==> zinc <==
==> flow/design.v <==
`timescale 1ns/10ps
module  SOBEL(clk,reset,busy,ready,iaddr,idata,cdata_rd,cdata_wr,caddr_rd,caddr_wr,cwr,crd,csel	);
	input clk,reset;
	input ready;
	input [7:0] idata;
	input [7:0] cdata_rd;
	output reg busy;
	output reg [16:0] iaddr;
	output reg [7:0] cdata_wr;
	output [15:0] caddr_rd;
	output reg [15:0] caddr_wr;
	output reg cwr;
	output crd;
	output reg [1:0] csel;
	assign caddr_rd = 16'd0;
	assign crd = 1'b0;
	localparam IDLE = 2'd0, READ = 2'd1, WRITE = 2'd2, DONE = 2'd3;
	reg [1:0] state;
	reg [3:0] count;
	reg [16:0] count_iaddr;    
	reg [16:0] w_count;        
	reg [71:0] pixel_value;    
	reg [7:0] sobel_x;
	wire [71:0] win = {idata, pixel_value[63:0]};
	wire [7:0] p0 = win[7:0],   p1 = win[15:8],  p2 = win[23:16];
	wire [7:0] p3 = win[31:24], p5 = win[47:40];
	wire [7:0] p6 = win[55:48], p7 = win[63:56], p8 = win[71:64];
	wire signed [11:0] gx = $signed({4'b0, p0}) + $signed({3'b0, p3, 1'b0}) + $signed({4'b0, p6})
	                      - $signed({3'b0, p5, 1'b0}) - $signed({4'b0, p2}) - $signed({4'b0, p8});
	wire signed [11:0] gy_r = $signed({4'b0, pixel_value[7:0]}) + $signed({3'b0, pixel_value[15:8], 1'b0}) + $signed({4'b0, pixel_value[23:16]})
	                        - $signed({3'b0, pixel_value[63:56], 1'b0}) - $signed({4'b0, pixel_value[55:48]}) - $signed({4'b0, pixel_value[71:64]});
	function [7:0] clamp(input signed [11:0] v);
		if (v > 255) clamp = 8'd255;
		else if (v < 0) clamp = 8'd0;
		else clamp = v[7:0];
	endfunction
	wire [8:0] temp_combine = sobel_x + cdata_wr + 9'd1;
	always @(posedge clk)
	begin
		if (reset) begin
			state <= IDLE;
			busy <= 1'b0;
			cwr <= 1'b0;
			csel <= 2'b00;
			count <= 4'd0;
			iaddr <= 17'd0;
			count_iaddr <= 17'd0;
			w_count <= 17'd0;
			caddr_wr <= 16'd0;
			cdata_wr <= 8'd0;
		end
		else begin
			case (state)
			IDLE: begin
				if (ready) begin
					busy <= 1'b1;
					state <= READ;
					count <= 4'd0;
					count_iaddr <= 17'd0;
					iaddr <= 17'd0;
					w_count <= 17'd0;
				end
			end
			READ: begin
				pixel_value[count*8 +: 8] <= idata;
				if (count == 4'd8) begin
					cwr <= 1'b1;
					csel <= 2'b01;
					cdata_wr <= clamp(gx);
					sobel_x <= clamp(gx);
					caddr_wr <= w_count[15:0];
					state <= WRITE;
				end
				else begin
					if (count == 4'd2 || count == 4'd5)
						iaddr <= iaddr + 17'd256;
					else
						iaddr <= iaddr + 17'd1;
					count <= count + 4'd1;
				end
			end
			WRITE: begin
				if (csel == 2'b01) begin
					csel <= 2'b10;
					cdata_wr <= clamp(gy_r);
				end
				else if (csel == 2'b10) begin
					csel <= 2'b11;
					cdata_wr <= temp_combine[8:1];
				end
				else begin
					cwr <= 1'b0;
					csel <= 2'b00;
					count <= 4'd0;
					w_count <= w_count + 17'd1;
					if (w_count == 17'd65535) begin
						busy <= 1'b0;
						state <= DONE;
					end
					else begin
						state <= READ;
						if (count_iaddr % 258 == 255) begin
							count_iaddr <= count_iaddr + 17'd3;
							iaddr <= count_iaddr + 17'd3;
						end
						else begin
							count_iaddr <= count_iaddr + 17'd1;
							iaddr <= count_iaddr + 17'd1;
						end
					end
				end
			end
			default: ;
			endcase
		end
	end
endmodule
==> flow/run.sh <==
#!/bin/bash
# the make line also repeats each setting of config.mk as NAME=value (left out here)
make -C /OpenROAD-flow-scripts/flow DESIGN_CONFIG=/design/flow/config.mk WORK_HOME=/design/flow/orfs CLKGATE_MAP_FILE= finish
==> flow/config.mk <==
export PLATFORM = sky130hd
export DESIGN_NAME = SOBEL
export DESIGN_NICKNAME = SOBEL
export VERILOG_FILES = /design/flow/design.v
export SDC_FILE = /design/flow/constraint.sdc
export NUM_CORES = 4
export LEC_CHECK = 0
export ABC_AREA = 1
export CAP_MARGIN = 20
export CORE_MARGIN = 2
export CORE_UTILIZATION = 72
export CTS_CLUSTER_DIAMETER = 98
export CTS_CLUSTER_SIZE = 70
export PLACE_DENSITY = 0.81
export SLEW_MARGIN = 20
==> flow/constraint.sdc <==
create_clock -name core_clock -period 8.66 [get_ports {clk}]
set_input_delay 1.7320 -clock core_clock [delete_from_list [all_inputs] [get_ports {clk}]]
set_output_delay 1.7320 -clock core_clock [all_outputs]
set_load 0.01 [all_outputs]
==> sierra: changes against zinc <==
- ABC_AREA: 1 -> not set
- CORE_UTILIZATION: 72 -> 65
- CTS_CLUSTER_DIAMETER: 98 -> not set
- CTS_CLUSTER_SIZE: 70 -> not set
- MAX_ROUTING_LAYER: not set -> met4
- PLACE_DENSITY: 0.81 -> not set
- SETUP_SLACK_MARGIN: not set -> 1.51
==> flow/constraint.sdc (replaced) <==
create_clock -name core_clock -period 10.1 [get_ports {clk}]
set_input_delay 2.0200 -clock core_clock [delete_from_list [all_inputs] [get_ports {clk}]]
set_output_delay 2.0200 -clock core_clock [all_outputs]
set_load 0.01 [all_outputs]
==> results <==
| quantity | sierra | zinc |
|---|---|---|
| Outcome | no timing/DRC/antenna violations | failed layout checks |
| Reasons for failing layout checks | - | negative setup slack |
| Reg-to-reg setup timing slack | 1.12 ns | -0.30 ns |
| Worst hold endpoint | caddr_wr[11] | cwr |
| Portion of netlist area occupied by mux cells | 0.0125 | 0 |
| Non-Filler Instances | 1778 | 2119 |
| Signal arrival time at the worst endpoint | 9.34 ns | 9.35 ns |
| Share of the final layout cell area in multi-input gates | 0.559 | 0.541 |
| Total cell area reported by yosys after synthesis | 0.0123 sq mm | 0.0129 sq mm |
| Mean cell area of the mapped netlist | 8.70 sq um | 7.37 sq um |
| Required time at the worst-slack endpoint | 10.47 ns | 9.05 ns |
| Slowest CP cell | sky130_fd_sc_hd__or4b_4 | sky130_fd_sc_hd__fa_2 |
